Design cordic_native, start of the top module:
module cordic_native(
    I_rst_n,                 
    I_clk,                   
    I_init_phase,            
    I_change_phase,           
    I_inc_phase,             
    O_cos,                   
    O_sin                    
    );
Size in the first run: ~4200 cells after synthesis, about 550 flip-flops, about 0.036 mm^2 of cells after synthesis.
export LEC_CHECK = 0
export CAP_MARGIN = 20
export CORE_MARGIN = 2
export CORE_UTILIZATION = 72
export CTS_CLUSTER_SIZE = 35
export PLACE_DENSITY = 0.65
export SETUP_SLACK_MARGIN = 0.62
export SLEW_MARGIN = 20
create_clock -name core_clock -period 3.44 [get_ports {I_clk}]
run.sh (not shown) runs the stock make flow with config.mk's settings and CLKGATE_MAP_FILE=.
Next try:
- CORE_UTILIZATION: 72 -> 40
- CTS_CLUSTER_SIZE: 35 -> not set
- PLACE_DENSITY: 0.65 -> not set
- SETUP_SLACK_MARGIN: 0.62 -> not set
- clock period: 3.44 -> 4.1 ns (I/O delays scaled with it)
Outcome: The new run completed with no timing, DRC or antenna violations; via count came out lower by about a fifth; flip-flop count is unchanged; first-iteration DRC count came out lower by well over a third; design area came out lower by roughly a tenth; wire length came out lower by a quarter to a third; non-clock buffer count came out lower by 285; synthesized cell count is unchanged.
Next try:
- CORE_UTILIZATION: 40 -> 23
- The new run finished with timing, DRC and antenna clean
- final area came out higher by 2.4%
- worst hold slack gains 0.0032 ns
- critical path depth decreases by 3
- utilization fell by 19 points
- die area climbs by 73%
- wire length came out lower by 2.3%
- cell count came out higher by 16%
Next try:
- ABC_AREA: not set -> 1
- CORE_UTILIZATION: 23 -> 70
- CTS_CLUSTER_DIAMETER: not set -> 340
- PLACE_DENSITY: not set -> 0.65
- clock period: 4.1 -> 2.42 ns (I/O delays scaled with it)
With this change the flow aborted during 5_1_grt.
Area after synthesis rises by a few percent.
Die area falls by well over a third.
Synthesized cell count rises by about a fifth.
Next try:
- ABC_AREA: 1 -> not set
- CORE_UTILIZATION: 70 -> 64
- CTS_CLUSTER_DIAMETER: 340 -> not set
- PLACE_DENSITY: 0.65 -> not set
- SETUP_SLACK_MARGIN: not set -> 0.74
- clock period: 2.42 -> 3.32 ns (I/O delays scaled with it)
After rerunning:
- Now the flow passed the timing, DRC and antenna checks
- synthesized cell count shrinks by about a fifth
- die area went up by a few percent
- synthesized area goes down by a few percent
Next try:
- CORE_UTILIZATION: 64 -> 61
- SETUP_SLACK_MARGIN: 0.74 -> 0.87
- clock period: 3.32 -> 3.24 ns (I/O delays scaled with it)
What happened:
- final area increases by 2.9%
- maximum frequency increases by 2.2%
- non-clock buffer count increases by 73
- sequential share of layout area decreases by 0.62 points
- setup slack gets worse by 0.014 ns
- die area increases by 4.8%
- final cell count increases by 1.6%

---

Starting RTL as in the previous note.
Settings: LEC_CHECK=0, ABC_AREA=1, CAP_MARGIN=20, CORE_MARGIN=2, CORE_UTILIZATION=72, CTS_CLUSTER_SIZE=73, PLACE_DENSITY=0.65, SETUP_SLACK_MARGIN=-0.1, SLEW_MARGIN=20; clock period 2.46 ns.
The starting point did not get past global routing with DPL-0038.
Rerun with:
- ABC_AREA: 1 -> unset
- CORE_UTILIZATION: 72 -> 40
- CTS_CLUSTER_SIZE: 73 -> unset
- PLACE_DENSITY: 0.65 -> unset
- SETUP_SLACK_MARGIN: -0.1 -> unset
- clock period: 2.46 -> 5.0 ns (I/O delays scaled with it)
Result: The new run went through all stages and came out clean. Area after synthesis shrinks by 3.6%. Die area grows by 72%. Synthesized cell count shrinks by 18%.
Rerun with:
- CORE_UTILIZATION: 40 -> 72
- PLACE_DENSITY_LB_ADDON: unset -> 0.18
- clock period: 5.0 -> 3.45 ns (I/O delays scaled with it)
Outcome: Via count increases by 6.0%; die size decreases by 44%; design area hardly moves; synthesized cell count is unchanged; sequential share of layout area hardly moves.
Rerun with:
- CTS_CLUSTER_SIZE: unset -> 32
- PLACE_DENSITY_LB_ADDON: 0.18 -> unset
- SETUP_SLACK_MARGIN: unset -> 0.51
- clock period: 3.45 -> 3.32 ns (I/O delays scaled with it)
=> With this change the flow reached the layout checks and failed them: negative setup slack. Design area grows by about 15%. Via count went up by about 26%. Routed wire length goes up by 68%. Hold slack gets better by 0.012 ns. Setup slack gets worse by 0.33 ns. Synthesized cell count does not change. Global-route usage came out higher by 4.5 points.
Rerun with:
- ABC_AREA: unset -> 1
- CORE_UTILIZATION: 72 -> 66
- CTS_CLUSTER_SIZE: 32 -> unset
- SETUP_SLACK_MARGIN: 0.51 -> unset
- clock period: 3.32 -> 3.36 ns (I/O delays scaled with it)
Result: The changed run finished with timing, DRC and antenna clean; register-to-register slack gets better by 0.57 ns; setup slack gets better by 0.57 ns; wire length came out lower by 34%.
Rerun with:
- CORE_UTILIZATION: 66 -> 72
- PLACE_DENSITY_LB_ADDON: unset -> 0.18
- SETUP_SLACK_MARGIN: unset -> -0.22
- clock period: 3.36 -> 2.84 ns (I/O delays scaled with it)
Effect:
- Now the flow finished but fails on negative setup slack
- worst hold slack degrades by 0.075 ns
- global-route usage goes up by 4.7 points
- clock skew rises by 0.017 ns
- fmax climbs by 3.5%
- worst setup slack gets worse by 0.42 ns
- die size went down by 8.2%
- via count climbs by 4.8%

---

cordic_native again, from the RTL that the note above started with.
Settings: LEC_CHECK=0, CAP_MARGIN=35, CORE_MARGIN=2, CORE_UTILIZATION=72, CTS_CLUSTER_DIAMETER=101, CTS_CLUSTER_SIZE=13, PLACE_DENSITY_LB_ADDON=0.18, SETUP_SLACK_MARGIN=0.39, SLEW_MARGIN=20; clock period 3.45 ns.
Then changed:
ABC_AREA = 1   (was not set)
CAP_MARGIN = 0   (was 35)
CTS_CLUSTER_DIAMETER = not set   (was 101)
CTS_CLUSTER_SIZE = not set   (was 13)
PLACE_DENSITY_LB_ADDON = not set   (was 0.18)
SETUP_SLACK_MARGIN = 0.68   (was 0.39)
clock period = 2.28 ns   (was 3.45 ns; I/O delays follow)
After rerunning: This time the run did not get past clock tree synthesis (4_1_cts) with DPL-0038; area after synthesis rose by a few percent; die size goes up by a few percent; synthesized cell count rose by about a fifth.
Then changed:
ABC_AREA = not set   (was 1)
CAP_MARGIN = 20   (was 0)
PLACE_DENSITY = 0.65   (was not set)
SETUP_SLACK_MARGIN = 0.37   (was 0.68)
clock period = 3.24 ns   (was 2.28 ns; I/O delays follow)
Result:
- This time the run finished but fails on negative setup slack
- synthesized cell count is lower by 18%
- area after synthesis is lower by about 3.6%
- die size is lower by 3.6%
Then changed:
ABC_AREA = 1   (was not set)
CORE_UTILIZATION = 70   (was 72)
PLACE_DENSITY = not set   (was 0.65)
SETUP_SLACK_MARGIN = not set   (was 0.37)
clock period = 2.84 ns   (was 3.24 ns; I/O delays follow)
The changed run finished with negative setup slack left.
Worst hold slack is worse by 20 ps.
Design area drops by a few percent.
Setup slack gains 17 ps.
Non-clock buffer count drops by 167.
Synthesized area is higher by a few percent.
Die size goes up by a few percent.
